==> violet <==
==> flow/design.v <==
module unsigned_nonrestoring #(
    parameter int WIDTH = 32
) (
    input logic go,
    input logic[WIDTH-1:0] divisor,
    input logic[WIDTH-1:0] dividend,
    input logic clk, rst,
    output logic done,
    output logic[WIDTH-1:0] quotient,
    output logic[WIDTH-1:0] remainder,
    output logic divide_by_zero
);
typedef enum logic [1:0] {
    WAIT,
    COMPUTE,
    DONE
} state_t;
state_t next_state, state_R;
logic[WIDTH-1:0] Q_R, next_Q, quotient_R, next_quotient, remainder_R, next_remainder;
logic[WIDTH:0] A_R, next_A, B_R, next_B, B_twos_comp_R, next_B_twos_comp;
logic[$clog2(WIDTH):0] Count_R, next_Count;
logic done_R, next_done;
logic divide_by_zero_R, next_divide_by_zero;
assign done = done_R;
assign divide_by_zero = divide_by_zero_R;
assign quotient = quotient_R;
assign remainder = remainder_R;
always_ff @(posedge clk or posedge rst) begin
    if(rst) begin
        state_R <= WAIT;
        Q_R <= '0;
        A_R <= '0;
        B_R <= '0;
        B_twos_comp_R <= '0;
        Count_R <= '0;
        quotient_R <= '0;
        remainder_R <= '0;
        done_R <= 1'b0;
        divide_by_zero_R <= 1'b0;
    end
    else begin
        state_R <= next_state;
        Q_R <= next_Q;
        A_R <= next_A;
        B_R <= next_B;
        B_twos_comp_R <= next_B_twos_comp;
        Count_R <= next_Count;
        quotient_R <= next_quotient;
        remainder_R <= next_remainder;
        done_R <= next_done;
        divide_by_zero_R <= next_divide_by_zero;
    end
end 
logic[WIDTH:0] A_temp;
always_comb begin
    logic[WIDTH:0] one;
    one = 1;
    A_temp = '0;
    next_Q = Q_R;
    next_A = A_R;
    next_B = B_R;
    next_B_twos_comp = B_twos_comp_R;
    next_Count = Count_R;
    next_remainder = remainder_R;
    next_quotient = quotient_R;
    next_state = state_R;
    next_divide_by_zero = divide_by_zero_R;
    next_done = done_R;
    case(state_R)
        WAIT: begin
            if (go) begin
                if(divisor == 0) begin
                    next_state = DONE;
                    next_done = 1'b1;
                    next_divide_by_zero = 1'b1;
                end
                else begin
                    next_A = '0;
                    next_B = {1'b0,divisor};
                    next_B_twos_comp = ~next_B + one;
                    next_Q = dividend;
                    next_Count = WIDTH;
                    next_state = COMPUTE;
                end
            end
        end
        COMPUTE: begin
            if(A_R[WIDTH]) begin
                A_temp = {A_R[WIDTH-1:0], Q_R[WIDTH-1]};
                next_A = A_temp + B_R;
            end else begin
                A_temp = {A_R[WIDTH-1:0], Q_R[WIDTH-1]};
                next_A = A_temp + B_twos_comp_R;
            end
            next_Q = {Q_R[WIDTH-2:0],~next_A[WIDTH]};
            next_Count = Count_R - 1;
            if(next_Count == 0) begin 
                next_state = DONE;
                if(next_A[WIDTH]) next_remainder = next_A[WIDTH-1:0] + B_R;
                else next_remainder = next_A[WIDTH-1:0];
                next_quotient = next_Q[WIDTH-1:0];
                next_done = 1;
            end
        end
        DONE: begin
            next_done = 0;
            next_divide_by_zero = 1'b0;
            next_state = WAIT;
        end
    endcase
end
endmodule
==> flow/run.sh <==
#!/bin/bash
# the make line also repeats each setting of config.mk as NAME=value (left out here)
make -C /OpenROAD-flow-scripts/flow DESIGN_CONFIG=/design/flow/config.mk WORK_HOME=/design/flow/orfs CLKGATE_MAP_FILE= finish
==> flow/config.mk <==
export PLATFORM = sky130hd
export DESIGN_NAME = unsigned_nonrestoring
export DESIGN_NICKNAME = unsigned_nonrestoring
export VERILOG_FILES = /design/flow/design.v
export SDC_FILE = /design/flow/constraint.sdc
export NUM_CORES = 4
export LEC_CHECK = 0
export ABC_AREA = 0
export CAP_MARGIN = 20
export CORE_MARGIN = 2
export CORE_UTILIZATION = 72
export CTS_CLUSTER_SIZE = 70
export HOLD_SLACK_MARGIN = 0.29
export PLACE_DENSITY = 0.79
export SETUP_SLACK_MARGIN = 1.26
export SLEW_MARGIN = 20
==> flow/constraint.sdc <==
create_clock -name core_clock -period 4.63 [get_ports {clk}]
set_input_delay 0.9260 -clock core_clock [delete_from_list [all_inputs] [get_ports {clk}]]
set_output_delay 0.9260 -clock core_clock [all_outputs]
set_load 0.01 [all_outputs]
==> sierra (differences from violet) <==
- ABC_AREA: 0 -> unset
- CORE_UTILIZATION: 72 -> 52
- CTS_CLUSTER_SIZE: 70 -> unset
- HOLD_SLACK_MARGIN: 0.29 -> unset
- PLACE_DENSITY: 0.79 -> unset
- SETUP_SLACK_MARGIN: 1.26 -> unset
==> flow/constraint.sdc (replaced) <==
create_clock -name core_clock -period 6.33 [get_ports {clk}]
set_input_delay 1.2660 -clock core_clock [delete_from_list [all_inputs] [get_ports {clk}]]
set_output_delay 1.2660 -clock core_clock [all_outputs]
set_load 0.01 [all_outputs]
==> flow_summary.toml <==
# generated from flow reports
[outcome]
outcome = "aborted with a tool error"
haltStage = "clock tree synthesis"
toolErrorMsg = "[ERROR DPL-0038] Utilization greater than 100%, impossible to legalize"

[placement]
gp_congestion = 0.962
dpl.hpwl_um = 27800
placed_area_sq_um = 15400
dpl.cell_count = 1762

[floorplanning]
dieArea_sq_um = 18300
die_w_um = 135
core-area_sq_um = 17100
row_count = 48
fp.dieH_um = 135

[synth]
ys_sh_simple_pct = 12.6
top_area_cell = "dfrtp_1"
The numbers above come from violet.

==> flow_summary.toml <==
# flow metrics
[outcome]
outcome = "complete, no violations"

[placement]
gp_congestion = 0.894
dpl.cell_count = 1692
placed_area_sq_um = 14100

[synth]
top_area_cell = "dfrtp_1"
ys_sh_simple_pct = 12.6

[route]
insertedDiodeCount = 1

[floorplanning]
fp.dieH_um = 159
core-area_sq_um = 23500
dieArea_sq_um = 25100
die_w_um = 159
row_count = 56

[cells_and_area]
signal_buffers = 151

[hold_path]
hp-start = "A_R[4]$_DFFE_PP0P_"
The numbers above come from sierra.


---

==> v39 <==
// unsigned_nonrestoring: RTL as listed in full above, without the edits since
make LEC_CHECK=0 CAP_MARGIN=35 CORE_MARGIN=2 CORE_UTILIZATION=71 CTS_CLUSTER_SIZE=44 PLACE_DENSITY=0.67 SLEW_MARGIN=20 finish   # period 5.18 ns
run.sh (not shown) runs the stock make flow with config.mk's settings and CLKGATE_MAP_FILE=.
==> v22: changes against v39 <==
Settings changed: CAP_MARGIN 35 to 20, CORE_UTILIZATION 71 to 68, CTS_CLUSTER_SIZE 44 to 36, PLACE_DENSITY 0.67 to default.
==> flow/constraint.sdc (replaced) <==
create_clock -name core_clock -period 5.12 [get_ports {clk}]
set_input_delay 1.0240 -clock core_clock [delete_from_list [all_inputs] [get_ports {clk}]]
set_output_delay 1.0240 -clock core_clock [all_outputs]
set_load 0.01 [all_outputs]
==> notes <==
v39 never finished: it broke off in global routing, error GRT-0232. v22 ran to the end with violations: setup timing. Synthesized cell count is the same in v22 and v39. In area after synthesis, v39 and v22 do not differ. Of v39 and v22, v22 has the higher die area (gap 4.1%, measured against v22).

---

==> inputs of try-onyx <==
// unsigned_nonrestoring: RTL as listed in full above, without the edits since
==> flow/config.mk <==
export PLATFORM = sky130hd
export DESIGN_NAME = unsigned_nonrestoring
export DESIGN_NICKNAME = unsigned_nonrestoring
export VERILOG_FILES = /design/flow/design.v
export SDC_FILE = /design/flow/constraint.sdc
export NUM_CORES = 4
export LEC_CHECK = 0
export ABC_AREA = 0
export CAP_MARGIN = 20
export CORE_MARGIN = 2
export CORE_UTILIZATION = 72
export CTS_CLUSTER_DIAMETER = 383
export CTS_CLUSTER_SIZE = 39
export PLACE_DENSITY = 0.76
export SETUP_SLACK_MARGIN = 1.16
export SLEW_MARGIN = 20
export TNS_END_PERCENT = 10
==> flow/constraint.sdc <==
create_clock -name core_clock -period 4.65 [get_ports {clk}]
set_input_delay 0.9300 -clock core_clock [delete_from_list [all_inputs] [get_ports {clk}]]
set_output_delay 0.9300 -clock core_clock [all_outputs]
set_load 0.01 [all_outputs]
==> try-harbor: changes against try-onyx <==
- ABC_AREA: 0 -> unset
- CELL_PAD_IN_SITES_DETAIL_PLACEMENT: unset -> 1
- CELL_PAD_IN_SITES_GLOBAL_PLACEMENT: unset -> 1
- CORE_MARGIN: 2 -> 9
- CORE_UTILIZATION: 72 -> 40
- CTS_CLUSTER_DIAMETER: 383 -> 48
- CTS_CLUSTER_SIZE: 39 -> unset
- GPL_ROUTABILITY_DRIVEN: unset -> 1
- MAX_ROUTING_LAYER: unset -> met5
- MIN_ROUTING_LAYER: unset -> met2
- PLACE_DENSITY: 0.76 -> unset
- SETUP_SLACK_MARGIN: 1.16 -> unset
- TNS_END_PERCENT: 10 -> 100
==> flow/constraint.sdc (replaced) <==
create_clock -name core_clock -period 9.94 [get_ports {clk}]
set_input_delay 1.9880 -clock core_clock [delete_from_list [all_inputs] [get_ports {clk}]]
set_output_delay 1.9880 -clock core_clock [all_outputs]
set_load 0.01 [all_outputs]
==> notes <==
- In try-onyx the die area is lower than in try-harbor, by 51%.
- Area after synthesis is the same in try-onyx and try-harbor.
- In synthesized cell count, try-harbor and try-onyx do not differ.
- try-onyx aborted during 5_1_grt. try-harbor went through all stages and came out clean.

---

==> v8: inputs <==
// unsigned_nonrestoring: RTL as listed in full above, without the edits since
export LEC_CHECK = 0
export ABC_AREA = 1
export CAP_MARGIN = 20
export CORE_MARGIN = 2
export CORE_UTILIZATION = 72
export PLACE_DENSITY_LB_ADDON = 0.25
export SETUP_SLACK_MARGIN = 1.15
export SLEW_MARGIN = 20
create_clock -name core_clock -period 4.61 [get_ports {clk}]
==> v18 (differences from v8) <==
Settings changed: ABC_AREA 1 to not set, CORE_UTILIZATION 72 to 66, CTS_CLUSTER_SIZE set to 72, MIN_ROUTING_LAYER set to met1, PLACE_DENSITY_LB_ADDON 0.25 to not set, SETUP_SLACK_MARGIN 1.15 to -0.17, TNS_END_PERCENT set to 25.
==> flow/constraint.sdc (replaced) <==
create_clock -name core_clock -period 5.13 [get_ports {clk}]
set_input_delay 1.0260 -clock core_clock [delete_from_list [all_inputs] [get_ports {clk}]]
set_output_delay 1.0260 -clock core_clock [all_outputs]
set_load 0.01 [all_outputs]
==> v37 (differences from v8) <==
Settings changed: ABC_AREA 1 to not set, CELL_PAD_IN_SITES_DETAIL_PLACEMENT set to 1, CELL_PAD_IN_SITES_GLOBAL_PLACEMENT set to 0, CORE_ASPECT_RATIO set to 0.67, CORE_MARGIN 2 to 8, CORE_UTILIZATION 72 to 28, CTS_CLUSTER_DIAMETER set to 59, PLACE_DENSITY_LB_ADDON 0.25 to 0.04, SETUP_SLACK_MARGIN 1.15 to not set, TNS_END_PERCENT set to 45.
==> flow/constraint.sdc (replaced) <==
create_clock -name core_clock -period 9.0 [get_ports {clk}]
set_input_delay 1.8000 -clock core_clock [delete_from_list [all_inputs] [get_ports {clk}]]
set_output_delay 1.8000 -clock core_clock [all_outputs]
set_load 0.01 [all_outputs]
==> qor summary <==
quantity                                                                             v18                      v37                        v8
Run status                                                      finished with violations  complete, no violations    stopped before the end
Stage where the flow stopped                                                           -                        -  global routing (5_1_grt)
Violated checks                                                     negative setup slack                        -                         -
TritonCTS clock tree                                                               built                    built                         -
Vias per cell                                                                       6.19                     4.90                         -
Area share of the leading cell type in the synthesized netlist                     40.9%                    40.9%                     37.6%
Final instance area                                                            16000 µm²                15300 µm²                         -
Comb gate area                                                                  7250 µm²                 6950 µm²                         -
Destination of the worst register-to-register timing path                remainder_R[31]          remainder_R[31]                         -
Flop Count                                                                           204                      204                         -
Hold path start                                                        B_twos_comp_R[32]        B_twos_comp_R[32]                         -
Count of final setup violators                                                         3                        0                         -
Worst slack at placement                                                       -0.658 ns                  2.28 ns                  0.574 ns
Total vias in the final route                                                      10998                     9811                         -
WHS                                                                             0.464 ns                 0.463 ns                         -

---

==> inputs of run a <==
// unsigned_nonrestoring: RTL as listed in full above, without the edits since
clock: 6.0 ns
lec_check: 0
cap_margin: 20
cell_pad_in_sites_detail_placement: 2
core_margin: 2
core_utilization: 72
cts_cluster_size: 13
max_routing_layer: met4
min_routing_layer: met2
slew_margin: 20
==> run b: changes against run a <==
- CELL_PAD_IN_SITES_DETAIL_PLACEMENT: 2 -> default
- CORE_UTILIZATION: 72 -> 66
- CTS_CLUSTER_SIZE: 13 -> 40
- MAX_ROUTING_LAYER: met4 -> default
- MIN_ROUTING_LAYER: met2 -> default
==> flow/constraint.sdc (replaced) <==
create_clock -name core_clock -period 4.65 [get_ports {clk}]
set_input_delay 0.9300 -clock core_clock [delete_from_list [all_inputs] [get_ports {clk}]]
set_output_delay 0.9300 -clock core_clock [all_outputs]
set_load 0.01 [all_outputs]
==> notes <==
Synthesized area is the same in run b and run a. Against run b, the die area of run a is smaller by 8.1%. Run a aborted during detailed placement (DPL-0033). Run b finished with setup timing left. Synthesized cell count is the same in run b and run a.
==> figures <==
Outcome: run a did not finish; run b failed layout checks
Last stage reached: run a detailed placement; run b -
Layout check failures: run a -; run b setup timing
Horizontal extent of the die: run a 135.4 um; run b 141.2 um
Most common flop cell mapped by yosys: run a sky130_fd_sc_hd__dfrtp_1; run b sky130_fd_sc_hd__dfrtp_1
Post-synthesis cell area: run a 12420 sq um; run b 12420 sq um
Number of cells in Yosys stat: run a 1277; run b 1277
Port bufs: run a 132; run b 132
Standard-cell row count: run a 48; run b 50
AND-OR/OR-AND Cells, Area Fraction: run a 16.50%; run b 16.50%
Total I/O pin count: run a 133; run b 133
Area fraction of the dominant cell type after synthesis: run a 40.89%; run b 40.89%
Syn avg cell area: run a 9.728 sq um; run b 9.728 sq um
Height of the die: run a 135.4 um; run b 141.2 um
Initial core utilization: run a 72.84%; run b 66.86%
Net count entering floorplan: run a 1417; run b 1417
Total Die Area: run a 18320 sq um; run b 19940 sq um
Core Box Area: run a 17060 sq um; run b 18580 sq um
GPL Wtd Cong: run a 1.014; run b 0.9717
Most frequent cell after synthesis: run a sky130_fd_sc_hd__dfrtp_1; run b sky130_fd_sc_hd__dfrtp_1
Fraction of the mapped netlist area in simple logic gates: run a 12.56%; run b 12.56%
Adders+Majority by Area: run a 7.473%; run b 7.473%
Proportion of synthesized flip-flops having asynchronous set or reset: run a 100.0%; run b 100.0%
Total number of yosys warnings: run a 1; run b 1

---

==> inputs of lagoon <==
RTL: the design.v shown in full above, as it stands there.
clock: 3.62 ns
lec_check: 0
abc_area: 1
cap_margin: 20
core_margin: 2
core_utilization: 72
cts_cluster_size: 70
hold_slack_margin: 0.29
place_density: 0.79
slew_margin: 20
tns_end_percent: 5
==> inputs of ember, as changes to lagoon <==
==> flow/config.mk (replaced) <==
export PLATFORM = sky130hd
export DESIGN_NAME = unsigned_nonrestoring
export DESIGN_NICKNAME = unsigned_nonrestoring
export VERILOG_FILES = /design/flow/design.v
export SDC_FILE = /design/flow/constraint.sdc
export NUM_CORES = 4
export LEC_CHECK = 0
export CAP_MARGIN = 20
export CORE_MARGIN = 2
export CORE_UTILIZATION = 38
export SLEW_MARGIN = 20
==> flow/constraint.sdc (replaced) <==
create_clock -name core_clock -period 6.33 [get_ports {clk}]
set_input_delay 1.2660 -clock core_clock [delete_from_list [all_inputs] [get_ports {clk}]]
set_output_delay 1.2660 -clock core_clock [all_outputs]
set_load 0.01 [all_outputs]
==> qor summary <==
item	lagoon	ember
Result of the run	aborted with a tool error	timing/DRC/antenna clean
Last stage reached	5_1_grt	-
Post-Syn Nets	2,075	1,417
HPWL Detailed	31,800 µm	23,100 µm
Gate count of the mapped netlist	1,935	1,277
Synth Seq Share	37.8%	41.1%
Total standard cell area after synthesis	0.0135 mm²	0.0124 mm²
Yosys synthesis chip area	0.0135 mm²	0.0124 mm²
Inserted Clock Buffers	22	25
Simple share	32.1%	12.6%
Setup bufs post-CTS	14	0
Dpl cell area	0.0160 mm²	0.0142 mm²
Xor-xnor portion of the synthesized cell area	4.60%	6.21%
X dimension of the die	141 µm	185 µm
Total number of placement rows	50	66
Area of the core	0.0186 mm²	0.0324 mm²
Adder and majority gate portion of the synthesized area	6.87%	7.47%
Netlist cell types	47	70
Top cell type's share of synthesized area	37.6%	40.9%
Instance count after placement with tap cells included	2,388	1,819
Mux cell area share	0%	13.0%
Aoi/oai-family share of the synthesized area	10.9%	16.5%
Cell resize tally after clock tree synthesis	107	0
Floorplan-stage core utilization	72.8%	38.4%
